==> 05-20: inputs <==
==> flow/design.v <==
`timescale 1ns / 1ps
module valid_ready_FF #(
    parameter DATA_WIDTH = 128
)
(
    input clk,
    input reset,
    input                   i_valid,
    output                  i_ready,
    input  [DATA_WIDTH-1:0] i_data,
    output reg                  o_valid,
    input                       o_ready,
    output reg [DATA_WIDTH-1:0] o_data
);
    assign i_ready = o_ready | ~o_valid;
    always @(posedge clk) begin
        if(reset) begin
            o_valid <= 1'b0;
            o_data  <= 'd0;
        end
        else if(i_ready) begin
            o_valid <= i_valid;
            o_data  <= i_data;
        end
    end
endmodule
`timescale 1ns / 1ps
module dct_4x4 #(
    parameter PERF_OPT_ROW = 0,
    parameter PERF_OPT_COL = 0
)
(
    input clk,
    input reset,
    input          i_valid,
    output         i_ready,
    input  [255:0] i_data,
    output         o_valid,
    input          o_ready,
    output [255:0] o_data
);
    wire [127:0] i_data_128;
    wire         w_valid;
    wire         w_ready;
    wire [127:0] w_data;
    reg row_valid;
    reg col_valid;
    reg weight_valid;
    reg dct_valid;
    wire row_ready;
    wire col_ready;
    wire weight_ready;
    wire dct_ready;
    wire        [7:0] x[0:3][0:3];
    reg signed [11:0] row_out[0:3][0:3];
    reg signed [14:0] col_out[0:3][0:3];
    reg signed [19:0] weight_out[0:3][0:3];
    reg signed [15:0] dct_out[0:3][0:3];
    wire signed [5:0] coeff_A = 6'b0_00011;   
    wire signed [5:0] coeff_B = 6'b0_00101;   
    wire signed [5:0] coeff_C = 6'b0_01000;   
    genvar i,j;
    integer n, m;
    generate
        for(i=0; i<4; i=i+1) begin
            for(j=0; j<4; j=j+1) begin
                assign i_data_128[(32*i+8*j)+:8] = i_data[(64*i+16*j)+:8];
            end
        end
    endgenerate
    valid_ready_FF #(128) u_valid_ready_FF(
        clk, reset, i_valid, i_ready, i_data_128, w_valid, w_ready, w_data
    );
    generate
        for(i=0; i<4; i=i+1) begin
            for(j=0; j<4; j=j+1) begin
                assign x[i][j] = w_data[127-(32*i+8*j)-:8];
            end
        end
    endgenerate
    generate
    if(~PERF_OPT_ROW) begin
        assign w_ready = row_ready | ~row_valid;
        always @(posedge clk) begin
            if(reset) begin
                row_valid <= 'd0;
                for(n=0; n<4; n=n+1) begin
                    for(m=0; m<4; m=m+1) begin
                        row_out[n][m] <= 'd0;
                    end
                end
            end
            else if(w_ready) begin
                row_valid <= w_valid;
                row_out[0][0] <= x[0][0] + x[1][0] + x[2][0] + x[3][0];
                row_out[0][1] <= x[0][1] + x[1][1] + x[2][1] + x[3][1];
                row_out[0][2] <= x[0][2] + x[1][2] + x[2][2] + x[3][2];
                row_out[0][3] <= x[0][3] + x[1][3] + x[2][3] + x[3][3];
                row_out[1][0] <= (x[0][0]<<1) + x[1][0] - x[2][0] - (x[3][0]<<1);
                row_out[1][1] <= (x[0][1]<<1) + x[1][1] - x[2][1] - (x[3][1]<<1);
                row_out[1][2] <= (x[0][2]<<1) + x[1][2] - x[2][2] - (x[3][2]<<1);
                row_out[1][3] <= (x[0][3]<<1) + x[1][3] - x[2][3] - (x[3][3]<<1);
                row_out[2][0] <= x[0][0] - x[1][0] - x[2][0] + x[3][0];
                row_out[2][1] <= x[0][1] - x[1][1] - x[2][1] + x[3][1];
                row_out[2][2] <= x[0][2] - x[1][2] - x[2][2] + x[3][2];
                row_out[2][3] <= x[0][3] - x[1][3] - x[2][3] + x[3][3];
                row_out[3][0] <= x[0][0] - (x[1][0]<<1) + (x[2][0]<<1) - x[3][0];
                row_out[3][1] <= x[0][1] - (x[1][1]<<1) + (x[2][1]<<1) - x[3][1];
                row_out[3][2] <= x[0][2] - (x[1][2]<<1) + (x[2][2]<<1) - x[3][2];
                row_out[3][3] <= x[0][3] - (x[1][3]<<1) + (x[2][3]<<1) - x[3][3];
            end
        end
    end
    else if(PERF_OPT_ROW) begin
        assign w_ready = row_ready;
        always @(*) begin
            row_valid = w_valid;
            row_out[0][0] = x[0][0] + x[1][0] + x[2][0] + x[3][0];
            row_out[0][1] = x[0][1] + x[1][1] + x[2][1] + x[3][1];
            row_out[0][2] = x[0][2] + x[1][2] + x[2][2] + x[3][2];
            row_out[0][3] = x[0][3] + x[1][3] + x[2][3] + x[3][3];
            row_out[1][0] = (x[0][0]<<1) + x[1][0] - x[2][0] - (x[3][0]<<1);
            row_out[1][1] = (x[0][1]<<1) + x[1][1] - x[2][1] - (x[3][1]<<1);
            row_out[1][2] = (x[0][2]<<1) + x[1][2] - x[2][2] - (x[3][2]<<1);
            row_out[1][3] = (x[0][3]<<1) + x[1][3] - x[2][3] - (x[3][3]<<1);
            row_out[2][0] = x[0][0] - x[1][0] - x[2][0] + x[3][0];
            row_out[2][1] = x[0][1] - x[1][1] - x[2][1] + x[3][1];
            row_out[2][2] = x[0][2] - x[1][2] - x[2][2] + x[3][2];
            row_out[2][3] = x[0][3] - x[1][3] - x[2][3] + x[3][3];
            row_out[3][0] = x[0][0] - (x[1][0]<<1) + (x[2][0]<<1) - x[3][0];
            row_out[3][1] = x[0][1] - (x[1][1]<<1) + (x[2][1]<<1) - x[3][1];
            row_out[3][2] = x[0][2] - (x[1][2]<<1) + (x[2][2]<<1) - x[3][2];
            row_out[3][3] = x[0][3] - (x[1][3]<<1) + (x[2][3]<<1) - x[3][3];
        end
    end
    endgenerate
    generate
    if(~PERF_OPT_COL) begin
        assign row_ready = col_ready | ~col_valid;
        always @(posedge clk) begin
            if(reset) begin
                col_valid <= 'd0;
                for(n=0; n<4; n=n+1) begin
                    for(m=0; m<4; m=m+1) begin
                        col_out[n][m] <= 'd0;
                    end
                end
            end
            else if(row_ready) begin
                col_valid <= row_valid;
                col_out[0][0] <= row_out[0][0] + row_out[0][1] + row_out[0][2] + row_out[0][3];
                col_out[1][0] <= row_out[1][0] + row_out[1][1] + row_out[1][2] + row_out[1][3];
                col_out[2][0] <= row_out[2][0] + row_out[2][1] + row_out[2][2] + row_out[2][3];
                col_out[3][0] <= row_out[3][0] + row_out[3][1] + row_out[3][2] + row_out[3][3];
                col_out[0][1] <= (row_out[0][0]<<1) + row_out[0][1] - row_out[0][2] - (row_out[0][3]<<1);
                col_out[1][1] <= (row_out[1][0]<<1) + row_out[1][1] - row_out[1][2] - (row_out[1][3]<<1);
                col_out[2][1] <= (row_out[2][0]<<1) + row_out[2][1] - row_out[2][2] - (row_out[2][3]<<1);
                col_out[3][1] <= (row_out[3][0]<<1) + row_out[3][1] - row_out[3][2] - (row_out[3][3]<<1);
                col_out[0][2] <= row_out[0][0] - row_out[0][1] - row_out[0][2] + row_out[0][3];
                col_out[1][2] <= row_out[1][0] - row_out[1][1] - row_out[1][2] + row_out[1][3];
                col_out[2][2] <= row_out[2][0] - row_out[2][1] - row_out[2][2] + row_out[2][3];
                col_out[3][2] <= row_out[3][0] - row_out[3][1] - row_out[3][2] + row_out[3][3];
                col_out[0][3] <= row_out[0][0] - (row_out[0][1]<<1) + (row_out[0][2]<<1) - row_out[0][3];
                col_out[1][3] <= row_out[1][0] - (row_out[1][1]<<1) + (row_out[1][2]<<1) - row_out[1][3];
                col_out[2][3] <= row_out[2][0] - (row_out[2][1]<<1) + (row_out[2][2]<<1) - row_out[2][3];
                col_out[3][3] <= row_out[3][0] - (row_out[3][1]<<1) + (row_out[3][2]<<1) - row_out[3][3];
            end
        end
    end
    else if(PERF_OPT_COL) begin
        assign row_ready = col_ready;
        always @(*) begin
            col_valid = row_valid;
            col_out[0][0] = row_out[0][0] + row_out[0][1] + row_out[0][2] + row_out[0][3];
            col_out[1][0] = row_out[1][0] + row_out[1][1] + row_out[1][2] + row_out[1][3];
            col_out[2][0] = row_out[2][0] + row_out[2][1] + row_out[2][2] + row_out[2][3];
            col_out[3][0] = row_out[3][0] + row_out[3][1] + row_out[3][2] + row_out[3][3];
            col_out[0][1] = (row_out[0][0]<<1) + row_out[0][1] - row_out[0][2] - (row_out[0][3]<<1);
            col_out[1][1] = (row_out[1][0]<<1) + row_out[1][1] - row_out[1][2] - (row_out[1][3]<<1);
            col_out[2][1] = (row_out[2][0]<<1) + row_out[2][1] - row_out[2][2] - (row_out[2][3]<<1);
            col_out[3][1] = (row_out[3][0]<<1) + row_out[3][1] - row_out[3][2] - (row_out[3][3]<<1);
            col_out[0][2] = row_out[0][0] - row_out[0][1] - row_out[0][2] + row_out[0][3];
            col_out[1][2] = row_out[1][0] - row_out[1][1] - row_out[1][2] + row_out[1][3];
            col_out[2][2] = row_out[2][0] - row_out[2][1] - row_out[2][2] + row_out[2][3];
            col_out[3][2] = row_out[3][0] - row_out[3][1] - row_out[3][2] + row_out[3][3];
            col_out[0][3] = row_out[0][0] - (row_out[0][1]<<1) + (row_out[0][2]<<1) - row_out[0][3];
            col_out[1][3] = row_out[1][0] - (row_out[1][1]<<1) + (row_out[1][2]<<1) - row_out[1][3];
            col_out[2][3] = row_out[2][0] - (row_out[2][1]<<1) + (row_out[2][2]<<1) - row_out[2][3];
            col_out[3][3] = row_out[3][0] - (row_out[3][1]<<1) + (row_out[3][2]<<1) - row_out[3][3];
        end
    end
    endgenerate
    assign col_ready = weight_ready | ~weight_valid;
    always @(posedge clk) begin
        if(reset) begin
            weight_valid <= 'd0;
            for(n=0; n<4; n=n+1) begin
                for(m=0; m<4; m=m+1) begin
                    weight_out[n][m] <= 'd0;
                end
            end
        end
        else if(col_ready) begin
            weight_valid <= col_valid;
            weight_out[0][0] <= coeff_C * col_out[0][0];
            weight_out[0][1] <= coeff_B * col_out[0][1];
            weight_out[0][2] <= coeff_C * col_out[0][2];
            weight_out[0][3] <= coeff_B * col_out[0][3];
            weight_out[1][0] <= coeff_B * col_out[1][0];
            weight_out[1][1] <= coeff_A * col_out[1][1];
            weight_out[1][2] <= coeff_B * col_out[1][2];
            weight_out[1][3] <= coeff_A * col_out[1][3];
            weight_out[2][0] <= coeff_C * col_out[2][0];
            weight_out[2][1] <= coeff_B * col_out[2][1];
            weight_out[2][2] <= coeff_C * col_out[2][2];
            weight_out[2][3] <= coeff_B * col_out[2][3];
            weight_out[3][0] <= coeff_B * col_out[3][0];
            weight_out[3][1] <= coeff_A * col_out[3][1];
            weight_out[3][2] <= coeff_B * col_out[3][2];
            weight_out[3][3] <= coeff_A * col_out[3][3];
        end
    end
    assign dct_ready    = o_ready;
    assign weight_ready = dct_ready | ~dct_valid;
    always @(posedge clk) begin
        if(reset) begin
            dct_valid <= 'd0;
            for(n=0; n<4; n=n+1) begin
                for(m=0; m<4; m=m+1) begin
                    dct_out[n][m] <= 'd0;
                end
            end
        end
        else if(weight_ready) begin
            dct_valid <= weight_valid;
            dct_out[0][0] <= {weight_out[0][0][19], weight_out[0][0][15:5], weight_out[0][0][4:1]};
            dct_out[0][1] <= {weight_out[0][1][19], weight_out[0][1][15:5], weight_out[0][1][4:1]};
            dct_out[0][2] <= {weight_out[0][2][19], weight_out[0][2][15:5], weight_out[0][2][4:1]};
            dct_out[0][3] <= {weight_out[0][3][19], weight_out[0][3][15:5], weight_out[0][3][4:1]};
            dct_out[1][0] <= {weight_out[1][0][19], weight_out[1][0][15:5], weight_out[1][0][4:1]};
            dct_out[1][1] <= {weight_out[1][1][19], weight_out[1][1][15:5], weight_out[1][1][4:1]};
            dct_out[1][2] <= {weight_out[1][2][19], weight_out[1][2][15:5], weight_out[1][2][4:1]};
            dct_out[1][3] <= {weight_out[1][3][19], weight_out[1][3][15:5], weight_out[1][3][4:1]};
            dct_out[2][0] <= {weight_out[2][0][19], weight_out[2][0][15:5], weight_out[2][0][4:1]};
            dct_out[2][1] <= {weight_out[2][1][19], weight_out[2][1][15:5], weight_out[2][1][4:1]};
            dct_out[2][2] <= {weight_out[2][2][19], weight_out[2][2][15:5], weight_out[2][2][4:1]};
            dct_out[2][3] <= {weight_out[2][3][19], weight_out[2][3][15:5], weight_out[2][3][4:1]};
            dct_out[3][0] <= {weight_out[3][0][19], weight_out[3][0][15:5], weight_out[3][0][4:1]};
            dct_out[3][1] <= {weight_out[3][1][19], weight_out[3][1][15:5], weight_out[3][1][4:1]};
            dct_out[3][2] <= {weight_out[3][2][19], weight_out[3][2][15:5], weight_out[3][2][4:1]};
            dct_out[3][3] <= {weight_out[3][3][19], weight_out[3][3][15:5], weight_out[3][3][4:1]};
        end
    end
    assign o_valid = dct_valid;
    assign o_data = {
        dct_out[0][0], dct_out[0][1], dct_out[0][2], dct_out[0][3],
        dct_out[1][0], dct_out[1][1], dct_out[1][2], dct_out[1][3],
        dct_out[2][0], dct_out[2][1], dct_out[2][2], dct_out[2][3],
        dct_out[3][0], dct_out[3][1], dct_out[3][2], dct_out[3][3]
    };
endmodule
`timescale 1ns / 1ps
module dct_4x4_core (
    input          clk,
    input          reset,
    input          i_valid,
    output         i_ready,
    input  [255:0] i_data,
    output         o_valid,
    input          o_ready,
    output [255:0] o_data
);
    dct_4x4 #(
        .PERF_OPT_ROW(1),
        .PERF_OPT_COL(1)
    ) u_dct_4x4 (
        .clk    (clk),
        .reset  (reset),
        .i_valid(i_valid),
        .i_ready(i_ready),
        .i_data (i_data),
        .o_valid(o_valid),
        .o_ready(o_ready),
        .o_data (o_data)
    );
endmodule
==> flow/run.sh <==
#!/bin/bash
# the make line also repeats each setting of config.mk as NAME=value (left out here)
make -C /OpenROAD-flow-scripts/flow DESIGN_CONFIG=/design/flow/config.mk WORK_HOME=/design/flow/orfs CLKGATE_MAP_FILE= finish
==> flow/config.mk <==
export PLATFORM = sky130hd
export DESIGN_NAME = dct_4x4_core
export DESIGN_NICKNAME = dct_4x4_core
export VERILOG_FILES = /design/flow/design.v
export SDC_FILE = /design/flow/constraint.sdc
export NUM_CORES = 4
export LEC_CHECK = 0
export CAP_MARGIN = 20
export CELL_PAD_IN_SITES_DETAIL_PLACEMENT = 1
export CORE_MARGIN = 9
export CORE_UTILIZATION = 40
export CTS_CLUSTER_SIZE = 49
export GPL_ROUTABILITY_DRIVEN = 0
export MIN_ROUTING_LAYER = met2
export PLACE_DENSITY_LB_ADDON = 0.02
export SLEW_MARGIN = 20
export TNS_END_PERCENT = 65
==> flow/constraint.sdc <==
create_clock -name core_clock -period 6.7 [get_ports {clk}]
set_input_delay 1.3400 -clock core_clock [delete_from_list [all_inputs] [get_ports {clk}]]
set_output_delay 1.3400 -clock core_clock [all_outputs]
set_load 0.01 [all_outputs]
==> 05-08: changes against 05-20 <==
==> flow/config.mk (replaced) <==
export PLATFORM = sky130hd
export DESIGN_NAME = dct_4x4_core
export DESIGN_NICKNAME = dct_4x4_core
export VERILOG_FILES = /design/flow/design.v
export SDC_FILE = /design/flow/constraint.sdc
export NUM_CORES = 4
export LEC_CHECK = 0
export CAP_MARGIN = 20
export CORE_MARGIN = 2
export CORE_UTILIZATION = 72
export CTS_CLUSTER_DIAMETER = 28
export PLACE_DENSITY = 0.6
export SETUP_SLACK_MARGIN = 0.99
export SLEW_MARGIN = 20
==> flow/constraint.sdc (replaced) <==
create_clock -name core_clock -period 3.76 [get_ports {clk}]
set_input_delay 0.7520 -clock core_clock [delete_from_list [all_inputs] [get_ports {clk}]]
set_output_delay 0.7520 -clock core_clock [all_outputs]
set_load 0.01 [all_outputs]
==> 04-17: changes against 05-20 <==
==> flow/config.mk (replaced) <==
export PLATFORM = sky130hd
export DESIGN_NAME = dct_4x4_core
export DESIGN_NICKNAME = dct_4x4_core
export VERILOG_FILES = /design/flow/design.v
export SDC_FILE = /design/flow/constraint.sdc
export NUM_CORES = 4
export LEC_CHECK = 0
export CAP_MARGIN = 20
export CORE_MARGIN = 2
export CORE_UTILIZATION = 72
export CTS_CLUSTER_DIAMETER = 360
export PLACE_DENSITY = 0.6
export SLEW_MARGIN = 20
==> flow/constraint.sdc (replaced) <==
create_clock -name core_clock -period 3.76 [get_ports {clk}]
set_input_delay 0.7520 -clock core_clock [delete_from_list [all_inputs] [get_ports {clk}]]
set_output_delay 0.7520 -clock core_clock [all_outputs]
set_load 0.01 [all_outputs]
==> results.yml <==
# synthesis and place-and-route metrics
floorplanning:
  tap-cell-count: 2495
sta:
  fin_crit_ns: 5.139
finish:
  largest_cell_class: "multi-input combinational cells"
run_status:
  status: "finished clean"
clocking:
  cts_max_level: 3
That was 05-20.
==> results.yml <==
# synthesis and place-and-route metrics
run_status:
  status: "complete, but fails checks"
  violations: "negative setup slack"
sta:
  worst_slack_ns: -0.4106
  setup_viol: 48
clocking:
  cts_max_level: 3
That was 04-17.
==> results.yml <==
# flow metrics
run_status:
  status: "did not finish"
  stop_stage: "global routing (5_1_grt)"
  tool.error: "[ERROR GRT-0232] Routing congestion too high. Check the congestion heatmap in the GUI."
clocking:
  cts_max_level: 4
yosys:
  edf_count: 0
  ys_sh_aoi_pct: 18.23
  ys_seq_share_pct: 27.43
  synth_top_area_share_pct: 27.43
place:
  dp_hpwl_um: 192700
floorplanning:
  fp.dieH_um: 329.6
That was 05-08.
